## cedar
## mul
module mul(
    input  wire        clk,
    input  wire        rst,
    input  wire [63:0] lm,
    input  wire [63:0] rm,
    input  wire [1:0]  Data_type,
    output reg  [19:0] mul_out
);
wire is_8;
wire is_exp4;
wire is_ternary;
assign is_8 = Data_type==2'b11 || Data_type==2'b00; 
assign lm_is_int8 = Data_type==2'b11;
assign is_exp4 = Data_type==2'b10;
assign is_ternary = Data_type==2'b01;
wire [8:0] lms_0;
wire [8:0] lms_1;
wire [8:0] lms_2;
wire [8:0] lms_3;
wire [8:0] lms_4;
wire [8:0] lms_5;
wire [8:0] lms_6;
wire [8:0] lms_7;
wire [7:0] rm8_0;
wire [7:0] rm8_1;
wire [7:0] rm8_2;
wire [7:0] rm8_3;
wire [7:0] rm8_4;
wire [7:0] rm8_5;
wire [7:0] rm8_6;
wire [7:0] rm8_7;
wire [16:0] mul_int8_0;
wire [16:0] mul_int8_1;
wire [16:0] mul_int8_2;
wire [16:0] mul_int8_3;
wire [16:0] mul_int8_4;
wire [16:0] mul_int8_5;
wire [16:0] mul_int8_6;
wire [16:0] mul_int8_7;
assign lms_0 = !is_8 ? 9'd0 : lm_is_int8 ? {lm[7 ],lm[7 :0 ]} : {1'b0,lm[7 :0 ]};
assign lms_1 = !is_8 ? 9'd0 : lm_is_int8 ? {lm[15],lm[15:8 ]} : {1'b0,lm[15:8 ]};
assign lms_2 = !is_8 ? 9'd0 : lm_is_int8 ? {lm[23],lm[23:16]} : {1'b0,lm[23:16]};
assign lms_3 = !is_8 ? 9'd0 : lm_is_int8 ? {lm[31],lm[31:24]} : {1'b0,lm[31:24]};
  ...
Size: roughly 160 flip-flops, ~150 I/O pins, ~46000 um2 of cells after synthesis.
make LEC_CHECK=0 CAP_MARGIN=20 CORE_MARGIN=2 CORE_UTILIZATION=71 CTS_CLUSTER_SIZE=36 PLACE_DENSITY=0.65 SLEW_MARGIN=20 finish   # period 5.32 ns
run.sh (not shown) runs the stock make flow with config.mk's settings and CLKGATE_MAP_FILE=.
cedar did not run to completion, as it errored out during global routing.
The following lists how nickel was set up differently from cedar:
- CTS_CLUSTER_SIZE no longer set, was 36
- CORE_UTILIZATION now 66, was 71
- PLACE_DENSITY no longer set, was 0.65
Notes after the runs:
- The layout from nickel, despite a flow that completed every stage, fails the layout checks, with the failing checks listed as setup timing.
- Diff cedar..nickel | xor/xnor cell area share of the yosys netlist | unchanged
- In nickel, the width of the die came out about 3.7% above the value in cedar.
- Post-CTS setup buffer count: nickel > cedar
Modified inputs, fjord compared to nickel
- CORE_UTILIZATION changed from 66 to 40
- the clock period (ns, I/O delays scaled along) changed from 5.32 to 6.5
==> results <==
- fjord ends up with a post-layout period usage of the worst path that is 15 points lower than in nickel.
- [fjord vs nickel] maximum resistive drop on vdd: lower in fjord
- nickel -> fjord: total cells reported by yosys after synthesis flat
- Power: fjord draws less than nickel
- Sort nickel and fjord by final non-filler cell area asc -> top: fjord
- NOTE: register-to-register setup slack in fjord exceeds that of nickel
- Switching share of power (fjord over nickel): decrease, 0.37 points
- fjord was carried through to the last stage, and its layout satisfied the timing, design-rule and antenna checks.
- Compared with nickel, the router placed fewer vias in fjord.
#### Input delta (sierra over fjord)
- an added TNS_END_PERCENT of 20
- a change of CORE_UTILIZATION from 40 to 60
- an added CTS_CLUSTER_SIZE of 99
- an added HOLD_SLACK_MARGIN of -0.09
- an added CTS_CLUSTER_DIAMETER of 293
- an added CORE_ASPECT_RATIO of 0.5
==> results <==
- The die size in sierra sits 33% below the value recorded for fjord.
- Of sierra and fjord, the run reporting the lower number of buffers and inverters on the critical path was fjord.
- Non-clock buffer count in the final layout for sierra is lower than for fjord.
- sierra: total design power about 2.2% above fjord
- Compared with fjord, sierra ends up with a smaller final cell area.
- Diff fjord -> sierra | via total after detailed routing | up by a few percent
- Between sierra and fjord, it is sierra whose setup slack is lower, by 0.0039 ns.
## Diff of input files: violet against sierra
- clearing CORE_ASPECT_RATIO, which used to be 0.5
- clearing HOLD_SLACK_MARGIN, which used to be -0.09
- swapping 60 for 65 in CORE_UTILIZATION
- clearing TNS_END_PERCENT, which used to be 20
- swapping 293 for 245 in CTS_CLUSTER_DIAMETER
- swapping 99 for 95 in CTS_CLUSTER_SIZE
### Flow results
- Lower hold slack goes to violet over sierra.
- sierra → violet: cell count decreased by about 1% relative to the old numbers, non-clock buffer count now sits higher, total detailed-routing wirelength moved down, global-route wire length before repair saw a decrease.
- violet vs sierra — peak supply drop dropped 3.5%.
- On final area, violet and sierra are basically level.
- Comparing sierra with violet, the deepest level of the CTS H-tree came out essentially unchanged.
Input-level comparison between lagoon and violet:
- TNS_END_PERCENT now 5, previously not set
- CORE_MARGIN now 10, was 2
- PLACE_DENSITY now 0.76, previously not set
==> results <==
Compared with violet, lagoon shows a net switching power of the design that is 2.0% lower. [lagoon] cell count rose 24 relative to violet. lagoon vs. violet: number of buffer and inverter stages on the critical path went down by 1. Count of clock-buffer cells in the layout was lower in violet than in lagoon. Run comparison: lagoon highest routing layer actually used met5; violet highest routing layer actually used met4. Between lagoon and violet, the difference in share of total power in the clock network is negligible. Summary: with violet as the reference, horizontal die dimension in lagoon moved up by a few percent. Between violet and lagoon, the initial standard-cell utilization of the core does not differ in any meaningful way. lagoon has antenna diode count below what violet had. lagoon against violet: wire length fell by 0.53%, total power fell by about 1.1%.

---

Setup of yarrow:
Starting RTL as in the previous note.
make LEC_CHECK=0 ABC_AREA=1 CAP_MARGIN=20 CORE_MARGIN=2 CORE_UTILIZATION=72 CTS_CLUSTER_DIAMETER=227 GPL_ROUTABILITY_DRIVEN=0 PLACE_DENSITY_LB_ADDON=0.01 SETUP_SLACK_MARGIN=0.51 SLEW_MARGIN=20 finish   # period 1.75 ns
Status: yarrow FAILED at 3_5_place_dp (tool error)
What quartz does differently from yarrow at the input level:
Settings: SETUP_SLACK_MARGIN no longer set, was 0.51; GPL_ROUTABILITY_DRIVEN no longer set, was 0; PLACE_DENSITY_LB_ADDON no longer set, was 0.01; ABC_AREA no longer set, was 1; CTS_CLUSTER_DIAMETER no longer set, was 227; CORE_UTILIZATION now 27, was 72; the clock period (ns, I/O delays scaled along) now 10.2, was 1.75.
==> results <==
Looking at the reports, quartz completed the entire flow and the layout it produced met the timing, design-rule and antenna checks.
yarrow -> quartz: number of synthesized flops with an enable pin delta 0, exact match
Cmp quartz vs yarrow: area of the synthesized netlist per yosys stat higher in quartz
Diff yarrow -> quartz: site row count higher; die area higher; adder-cell share of the synthesized area shows a reduction of 2.1 points; fraction of synthesized area in multiplexers rose 6.2 points.
Summary of quartz over yarrow: initial core utilization decreased 45 points; number of cells produced by synthesis decreased 74; tally of unique sky130hd cells used after synthesis went up 10.
Basic-gate share of the synthesized area counting and, or, nand and nor cells is higher on yarrow
Post-synthesis cell count from yosys, quartz and yarrow, lower one = quartz.
The inputs of pepper differ from those of quartz as listed below.
Settings: a change of CORE_UTILIZATION from 27 to 65; a change of the clock period (ns, I/O delays scaled along) from 10.2 to 5.26.
Findings:
In the reports for quartz and pepper, the smaller global-route wire length before repair belongs to quartz. From quartz to pepper the numbers moved as follows: cell area has increased, count of non-CTS buffers in the layout has increased, overall routing resource usage has increased, area added between synthesis and finish has increased, number of clock buffer instances in the layout has increased. Of the two values seen for end point of the critical path, pp_reg[1][13] was produced by pepper and pp_reg[3][14] by quartz. Combinational share of power sits higher in pepper than in quartz. pepper vs quartz — area fraction of clock buffers and clock inverters dropped 0.23 points. Completing all stages was not enough for pepper: its layout failed the final checks because of setup timing.

---

Setup of job 2556:
Starting RTL as in the previous note.
Settings: LEC_CHECK=0, CAP_MARGIN=35, CELL_PAD_IN_SITES_DETAIL_PLACEMENT=2, CORE_ASPECT_RATIO=0.77, CORE_MARGIN=2, CORE_UTILIZATION=40, CTS_CLUSTER_SIZE=28, GPL_TIMING_DRIVEN=0, MAX_ROUTING_LAYER=met4, MIN_ROUTING_LAYER=met1, SLEW_MARGIN=20, TNS_END_PERCENT=35; clock period 11.0 ns.
In the summary table, job 2556 is marked failed, with error ODB-0269 raised in global routing (5_1_grt).
What job 3849 does differently from job 2556 at the input level:
# job 2556
export LEC_CHECK = 0
export CAP_MARGIN = 35
export CELL_PAD_IN_SITES_DETAIL_PLACEMENT = 2
export CORE_ASPECT_RATIO = 0.77
export CORE_MARGIN = 2
export CORE_UTILIZATION = 40
export CTS_CLUSTER_SIZE = 28
export GPL_TIMING_DRIVEN = 0
export MAX_ROUTING_LAYER = met4
export MIN_ROUTING_LAYER = met1
export SLEW_MARGIN = 20
export TNS_END_PERCENT = 35
create_clock -name core_clock -period 11.0 [get_ports {clk}]
# job 3849
export LEC_CHECK = 0
export CAP_MARGIN = 20
export CORE_MARGIN = 2
export CORE_UTILIZATION = 69
export SLEW_MARGIN = 20
create_clock -name core_clock -period 6.26 [get_ports {clk}]
Notes after the runs:
- Job 3849 went all the way through synthesis, placement and routing and the layout is clean on timing, DRC and antenna.
- From job 3849 to job 2556, post-synth net total did not move at all.
- As far as number of buffers added to fix hold violations after cts goes, job 2556 and job 3849 are indistinguishable; the numbers are identical.
- Per the comparison of job 3849 with job 2556, standard-cell row count saw a decrease; placeable core region went down 47,000 um2; number of post-CTS setup repair buffers now sits at about the same level.
- What job 3849 reported for chip area has to be multiplied by 1.7 to get the figure for job 2556.
- Reported for job 3849 and job 2556, number of cells in Yosys stat turned out identical to the last digit.
Edits applied to the flow inputs when going from job 3849 to job 4013:
# job 3849
export LEC_CHECK = 0
export CAP_MARGIN = 20
export CORE_MARGIN = 2
export CORE_UTILIZATION = 69
export SLEW_MARGIN = 20
create_clock -name core_clock -period 6.26 [get_ports {clk}]
# job 4013
export LEC_CHECK = 0
export CAP_MARGIN = 20
export CORE_MARGIN = 2
export CORE_UTILIZATION = 40
export SLEW_MARGIN = 20
create_clock -name core_clock -period 6.26 [get_ports {clk}]
- Looking at the reports, job 4013 completed the entire flow and the layout it produced met the timing, design-rule and antenna checks.
- In the reports for job 4013 and job 3849, the smaller combinational share of cell area belongs to job 4013.
- Going from job 3849 to job 4013, count of port buffers added during placement held steady, number of maximum-capacitance violations stayed essentially flat, final area now larger.
- Diff job 4013..job 3849 | logic area | negligible
- Max sequential cell fraction of total power across job 4013 and job 3849: job 3849
- Job 4013 vs job 3849 — overall power after layout rose 1200 uW.
- Compared to job 3849, job 4013 has total number of cells along the worst setup path 2 higher.
- Compared with job 3849, placement density in the core of job 4013 is lower.
- Wire length reported by the detailed router for job 4013: about 3.7% up relative to job 3849
Changes in job 9105 relative to job 4013:
# job 4013
export LEC_CHECK = 0
export CAP_MARGIN = 20
export CORE_MARGIN = 2
export CORE_UTILIZATION = 40
export SLEW_MARGIN = 20
create_clock -name core_clock -period 6.26 [get_ports {clk}]
# job 9105
export LEC_CHECK = 0
export CAP_MARGIN = 20
export CORE_MARGIN = 2
export CORE_UTILIZATION = 66
export SETUP_SLACK_MARGIN = -0.35
export SLEW_MARGIN = 20
create_clock -name core_clock -period 5.11 [get_ports {clk}]
Results
- Job 4013 and job 9105: one clean run, job 4013; the rest did not finish clean.
- | job 9105 | all stages done | FAIL | setup timing |
- Startpoint of the worst setup timing path = Data_type[0]: job 4013; startpoint of the worst setup timing path = lm[41]: job 9105
- Highest metal layer used by the detailed router = met4: job 4013; highest metal layer used by the detailed router = met5: job 9105
- In the metrics for job 9105 and job 4013, the one carrying the higher arrival time of data at the critical path endpoint is job 4013.
- Sequential power (lower): job 4013
- Setup slack: job 9105 lower than job 4013
- Job 9105: routed wire length per instance higher than job 4013
- Note that the well tap count recorded for job 9105 amounts to 0.59 times the value seen in job 4013.
- Routed wire length (job 9105 vs. job 4013) increases by more than 10%
- Compared with job 4013, in job 9105 area overhead of the layout relative to synthesis went up by 13 points, number of standard cells in the final layout excluding fillers picked up an extra 1.6%, total power picked up an extra about 40%, required time of the worst setup path has decreased.
Power figures rest on the tool's default switching activity, not on a simulated workload.
